## run 1
// pipelined_4stage
module pipelined_4stage(clk, rst, imem_addr, imem_data, aluout);
input clk;										
input rst;
output [9:0] imem_addr;			 
input [32-1:0] imem_data;	 
output [32-1:0] aluout;
wire [32-1:0]inst_addr;
wire [32-1:0] inst_out;
wire [32-1:0] inst_in;
assign imem_addr = inst_addr[9:0];
assign inst_out = imem_data;
datapath_mux DP(
	.clk(clk),
	.rst(rst),
	.inst(inst_out),
	.WB_aluout(aluout)
);
PC1 pc(
	.clk(clk),
	.rst(rst),
	.currPC(inst_addr),
	.nextPC(inst_addr)
);
IF_ID_stage IIS(
	.clk(clk),
	.rst(rst), 
	.instout(inst_out), 
	.instin(inst_in)
);
endmodule
Settings: LEC_CHECK=0, ABC_AREA=0, CAP_MARGIN=20, CELL_PAD_IN_SITES_DETAIL_PLACEMENT=0, CORE_ASPECT_RATIO=0.79, CORE_MARGIN=3, CORE_UTILIZATION=58, GPL_ROUTABILITY_DRIVEN=1, GPL_TIMING_DRIVEN=1, MAX_ROUTING_LAYER=met4, SLEW_MARGIN=30, TNS_END_PERCENT=100; clock period 6.75 ns.
run.sh (not shown) runs the stock make flow with config.mk's settings and CLKGATE_MAP_FILE=.
Run 1 finished every stage; the final checks, however, were not passed, the failures being setup timing.
Edits applied to the flow inputs when going from run 1 to run 2:
# run 1
export LEC_CHECK = 0
export ABC_AREA = 0
export CAP_MARGIN = 20
export CELL_PAD_IN_SITES_DETAIL_PLACEMENT = 0
export CORE_ASPECT_RATIO = 0.79
export CORE_MARGIN = 3
export CORE_UTILIZATION = 58
export GPL_ROUTABILITY_DRIVEN = 1
export GPL_TIMING_DRIVEN = 1
export MAX_ROUTING_LAYER = met4
export SLEW_MARGIN = 30
export TNS_END_PERCENT = 100
create_clock -name core_clock -period 6.75 [get_ports {clk}]
# run 2
export LEC_CHECK = 0
export CAP_MARGIN = 20
export CORE_MARGIN = 2
export CORE_UTILIZATION = 54
export SLEW_MARGIN = 20
create_clock -name core_clock -period 7.79 [get_ports {clk}]
[summary]
Run 2 completed end to end with timing, DRC and antenna clean. Sort run 2 and run 1 by mean number of vias per cell desc -> top: run 1. Compare run 2 and run 1 | number of optimization iterations in the first detailed-route pass lower: run 1. Of run 2 and run 1, it is run 2 that has the lower path depth of the worst reg2reg path. Going from run 1 to run 2, the leakage power total was found to have gone down by 4.5%. Run 1 was routed with more vias than run 2. Taking run 1 as the reference point, the clock period minus worst slack of run 2 falls by 0.074 ns. Delta (run 2 minus run 1): final non-filler cell total -0.92%; number of clock-tree buffers in the layout went up about 4%. The net switching fraction of the power of run 2 falls short of that of run 1 by 1.1 points.
What run 3 does differently from run 2 at the input level:
# run 2
export LEC_CHECK = 0
export CAP_MARGIN = 20
export CORE_MARGIN = 2
export CORE_UTILIZATION = 54
export SLEW_MARGIN = 20
create_clock -name core_clock -period 7.79 [get_ports {clk}]
# run 3
export LEC_CHECK = 0
export ABC_AREA = 0
export CAP_MARGIN = 20
export CELL_PAD_IN_SITES_DETAIL_PLACEMENT = 0
export CORE_ASPECT_RATIO = 1.44
export CORE_MARGIN = 2
export CORE_UTILIZATION = 70
export CTS_CLUSTER_SIZE = 14
export GPL_ROUTABILITY_DRIVEN = 1
export GPL_TIMING_DRIVEN = 1
export MAX_ROUTING_LAYER = met4
export PLACE_DENSITY_LB_ADDON = 0.03
export SETUP_SLACK_MARGIN = 1.8
export SLEW_MARGIN = 10
export TNS_END_PERCENT = 100
create_clock -name core_clock -period 6.2 [get_ports {clk}]
## What came out
Compared with run 2, in run 3 post-cts sizing count now sits higher, total power after layout increased by 28% relative to the old numbers, minimum setup slack after placement went down. STATUS run=run 3 STAGES=ALL_DONE FINAL_CHECKS=FAILED CAUSE=setup timing. Run 2: done, clean on timing, DRC and antenna. Worst setup slack delta for run 3 relative to run 2: 1.43 ns lower.
--- input diff run 3..run 4 ---
# run 3
export LEC_CHECK = 0
export ABC_AREA = 0
export CAP_MARGIN = 20
export CELL_PAD_IN_SITES_DETAIL_PLACEMENT = 0
export CORE_ASPECT_RATIO = 1.44
export CORE_MARGIN = 2
export CORE_UTILIZATION = 70
export CTS_CLUSTER_SIZE = 14
export GPL_ROUTABILITY_DRIVEN = 1
export GPL_TIMING_DRIVEN = 1
export MAX_ROUTING_LAYER = met4
export PLACE_DENSITY_LB_ADDON = 0.03
export SETUP_SLACK_MARGIN = 1.8
export SLEW_MARGIN = 10
export TNS_END_PERCENT = 100
create_clock -name core_clock -period 6.2 [get_ports {clk}]
# run 4
export LEC_CHECK = 0
export ABC_AREA = 0
export CAP_MARGIN = 20
export CELL_PAD_IN_SITES_DETAIL_PLACEMENT = 0
export CORE_ASPECT_RATIO = 0.79
export CORE_MARGIN = 2
export CORE_UTILIZATION = 46
export GPL_ROUTABILITY_DRIVEN = 1
export GPL_TIMING_DRIVEN = 1
export MAX_ROUTING_LAYER = met4
export PLACE_DENSITY = 0.46
export SETUP_SLACK_MARGIN = 3.05
export SLEW_MARGIN = 30
export TNS_END_PERCENT = 100
create_clock -name core_clock -period 10.6 [get_ports {clk}]
Notes after the runs:
Between run 4 and run 3, the difference in number of combinational gates with multiple inputs is negligible. Reported for run 4 and run 3, count of endpoints failing hold in the final timing report turned out identical to the last digit. Going from run 3 to run 4, the final-layout non-clock buffer area share was found to have gone down by 2.5 points. In terms of cell area after layout, run 3 and run 4 differ only marginally. In run 3 the implementation completed, yet the final layout does not meet the checks, the culprit being setup timing. Run 4 finished end to end and its layout was clean on timing, DRC and antenna.
No activity file was given, so power comes from the tool's default toggle rates.
